==> flow/design.v <==
`timescale 1ns/10ps
module circ(clk, reset, pushin, Xin, Rin, pushout, Yout);
input clk,reset,pushin;
input [23:0] Xin,Rin;
output pushout;
output [23:0] Yout;
reg [23:0] Xl,Rl;
reg V1;
reg [47:0] X2,R2,diff,Diff;
reg V2;
reg V3;
reg [24:0] res;
reg [26:0] rv;
always @(posedge(clk) or posedge(reset)) begin
  if(reset) begin
    V1<=0;
    Xl<=0;
    Rl<=0;
  end else begin
    V1<= pushin;
    Xl<= Xin;
    Rl<= Rin;
  end
end
always @(posedge(clk) or posedge(reset)) begin
  if(reset) begin
    V2 <= 0;
    X2 <= 0;
    R2 <= 0;
  end else begin
    V2 <= V1;
    X2 <= Xl*Xl;
    R2 <= Rl*Rl;
  end
end
always @(posedge(clk) or posedge(reset)) begin
 if(reset) begin
  V3 <= 0;
  Diff <= 0;
 end else begin
  V3 <= V2;
  Diff <= R2-X2;
 end
end
integer ix;
always @(*) begin
 res=0;
 rv=0;
 diff=Diff;
 for(ix=0; ix < 24; ix=ix+1) begin 
   rv = { rv[24:0], diff[47:46] };
   diff={ diff[45:0],2'b0};
   if( { 1'b0,res[23:0],2'b1 } <= rv ) begin
     rv=rv - { 1'b0,res[23:0],2'b1 };
     res = { res[23:0],1'b1 };
   end else res= { res[23:0],1'b0 };
 end
end
assign pushout=V3;
assign Yout = res[23:0];
endmodule
Settings: LEC_CHECK=0, ABC_AREA=0, CAP_MARGIN=20, CELL_PAD_IN_SITES_GLOBAL_PLACEMENT=1, CORE_MARGIN=10, CORE_UTILIZATION=53, CTS_CLUSTER_DIAMETER=333, CTS_CLUSTER_SIZE=99, PLACE_DENSITY=0.35, SLEW_MARGIN=0; clock period 80.0 ns.
run.sh (not shown) runs the stock make flow with config.mk's settings and CLKGATE_MAP_FILE=.
The first run completed with no timing, DRC or antenna violations.
Next try:
Settings changed: ABC_AREA 0 to not set, CELL_PAD_IN_SITES_GLOBAL_PLACEMENT 1 to not set, CORE_ASPECT_RATIO set to 1.39, CORE_MARGIN 10 to 2, CORE_UTILIZATION 53 to 40, CTS_CLUSTER_DIAMETER 333 to not set, CTS_CLUSTER_SIZE 99 to not set, GPL_ROUTABILITY_DRIVEN set to 0, PLACE_DENSITY 0.35 to not set, SLEW_MARGIN 0 to 10, TNS_END_PERCENT set to 45.
What happened: Final cell count is higher by a few percent. Synthesized area does not change. Flip-flop count stays the same.
Next try:
Settings changed: ABC_AREA set to 0, CELL_PAD_IN_SITES_GLOBAL_PLACEMENT set to 1, CORE_ASPECT_RATIO 1.39 to not set, CORE_UTILIZATION 40 to 53, CTS_CLUSTER_DIAMETER set to 333, CTS_CLUSTER_SIZE set to 99, GPL_ROUTABILITY_DRIVEN 0 to not set, PLACE_DENSITY set to 0.8, SLEW_MARGIN 10 to 40, TNS_END_PERCENT 45 to not set.
Result: Utilization came out higher by 14 points; non-clock buffer count came out lower by 8; die area came out lower by 24%; register-to-register slack improved by 0.07 ns.

========
RTL: the design.v shown in full above, as it stands there.
Settings: LEC_CHECK=0, CAP_MARGIN=20, CORE_MARGIN=2, CORE_UTILIZATION=40, SLEW_MARGIN=10, TNS_END_PERCENT=45; clock period 80.0 ns.
==> next run, changes <==
--- a/flow/config.mk
+++ b/flow/config.mk
@@ -9,4 +9,8 @@
-export CORE_MARGIN = 2
-export CORE_UTILIZATION = 40
-export SLEW_MARGIN = 10
-export TNS_END_PERCENT = 45
+export CELL_PAD_IN_SITES_DETAIL_PLACEMENT = 2
+export CELL_PAD_IN_SITES_GLOBAL_PLACEMENT = 1
+export CORE_MARGIN = 3
+export CORE_UTILIZATION = 67
+export MIN_ROUTING_LAYER = met2
+export SETUP_SLACK_MARGIN = 5.0
+export SLEW_MARGIN = 20
+export TNS_END_PERCENT = 40
Effect:
- The new run did not get past detailed placement
- die size went down by well over a third
- synthesized area stays the same
- synthesized cell count stays the same

========
## build 56
// circ: RTL as listed in full above, without the edits since
make LEC_CHECK=0 CAP_MARGIN=20 CORE_ASPECT_RATIO=1.39 CORE_MARGIN=2 CORE_UTILIZATION=54 GPL_ROUTABILITY_DRIVEN=0 PLACE_DENSITY_LB_ADDON=0.03 SLEW_MARGIN=30 TNS_END_PERCENT=45 finish   # period 80.0 ns
No stage failed in build 56, and the final checks on the layout all came back clean.
For build 41, these inputs were changed with respect to build 56:
- setting SETUP_SLACK_MARGIN to 5.0 for the first time
- changing CORE_UTILIZATION from 54 to 67
- changing CORE_MARGIN from 2 to 3
- removing PLACE_DENSITY_LB_ADDON (formerly 0.03)
- removing TNS_END_PERCENT (formerly 45)
- removing CORE_ASPECT_RATIO (formerly 1.39)
- changing SLEW_MARGIN from 30 to 20
- removing GPL_ROUTABILITY_DRIVEN (formerly 0)
- setting CELL_PAD_IN_SITES_DETAIL_PLACEMENT to 2 for the first time
--- outcome ---
- detailed placement: build 41 exited with error
- In build 41 relative to build 56, number of cell rows had gone down by more than 10%.
- Diff build 41..build 56 | share of async-settable or async-resettable flops after synthesis | unchanged
- Build 56 → build 41: cell area after synthesis about even, core area fell about 20%.
- Comparing build 41 and build 56, chip height is higher on build 56.
- Between build 41 and build 56, the number of I/O port buffers does not differ in any meaningful way.
- Die width ended up 6.4% higher on build 41 than on build 56.
- Comparing build 56 against build 41, there is no change at all in multiplexer area fraction after synthesis.
- Die area for build 41: 18% down relative to build 56
- Diff build 41..build 56 | yosys synthesis chip area | unchanged
Input-level comparison between build 69 and build 41:
- CELL_PAD_IN_SITES_GLOBAL_PLACEMENT: unset -> 1
- CELL_PAD_IN_SITES_DETAIL_PLACEMENT: 2 -> unset
- SETUP_SLACK_MARGIN: 5.0 -> unset
- SLEW_MARGIN: 20 -> 0
- PLACE_DENSITY_LB_ADDON: unset -> 0.27
- ABC_AREA: unset -> 0
- CTS_CLUSTER_SIZE: unset -> 99
- CORE_UTILIZATION: 67 -> 42
- CORE_MARGIN: 3 -> 2
- TNS_END_PERCENT: unset -> 15
- CTS_CLUSTER_DIAMETER: unset -> 333
--- outcome ---
The final layout from build 69, which completed every stage, passed the timing, design-rule and antenna checks at the end of the flow. Diff build 41 -> build 69: area fraction in mux cells comparable; fraction of the mapped netlist area in adder cells flat; post-synthesis cell count roughly the same; total die area climbed 61000 um2.
Relative to build 69, the following input files were edited for build 53:
- an added CELL_PAD_IN_SITES_DETAIL_PLACEMENT of 2
- a deleted PLACE_DENSITY_LB_ADDON that had been 0.27
- a deleted CTS_CLUSTER_SIZE that had been 99
- an added HOLD_SLACK_MARGIN of 0.28
- a change of TNS_END_PERCENT from 15 to 40
- a deleted ABC_AREA that had been 0
- a change of CORE_MARGIN from 2 to 3
- an added SETUP_SLACK_MARGIN of 5.0
- a change of CORE_UTILIZATION from 42 to 67
- an added CORE_ASPECT_RATIO of 1.14
- a change of CELL_PAD_IN_SITES_GLOBAL_PLACEMENT from 1 to 0
- an added MIN_ROUTING_LAYER of met2
- a change of SLEW_MARGIN from 0 to 20
- a deleted CTS_CLUSTER_DIAMETER that had been 333
### Flow results
Build 53 did not make it past detailed placement, where a tool error ended it. In summary, build 69 completed successfully, with a layout that passed the timing, design-rule and antenna checks. | post-synthesis register bit count | build 69 vs build 53 | ≈ equal |. Diff build 69..build 53 | total cell area reported by yosys after synthesis | unchanged. [compare] base=build 69 new=build 53: xor and xnor fraction of the mapped netlist area saw little to no change; height of the die saw a decrease; multiplexer area fraction after synthesis saw little to no change. Number of placement rows (build 53 over build 69): decrease, 24. Against build 69, die size in build 53 came out better.
> inputs changed (build 53 -> build 94)
- CELL_PAD_IN_SITES_DETAIL_PLACEMENT: 2 -> unset
- CTS_CLUSTER_DIAMETER: unset -> 237
- TNS_END_PERCENT: 40 -> unset
- SLEW_MARGIN: 20 -> 0
- PLACE_DENSITY_LB_ADDON: unset -> 0.27
- CELL_PAD_IN_SITES_GLOBAL_PLACEMENT: 0 -> 1
- CTS_CLUSTER_SIZE: unset -> 46
- SETUP_SLACK_MARGIN: 5.0 -> unset
- HOLD_SLACK_MARGIN: 0.28 -> unset
- CORE_ASPECT_RATIO: 1.14 -> unset
- MIN_ROUTING_LAYER: met2 -> unset
- CORE_UTILIZATION: 67 -> 53
- CORE_MARGIN: 3 -> 2
[summary]
Build 94 completed end to end with timing, DRC and antenna clean. From build 53 to build 94 the numbers moved as follows: area of the placeable core rose 27000 um2, die size shows an increase of 26000 um2, row count now larger, Yosys chip area held.
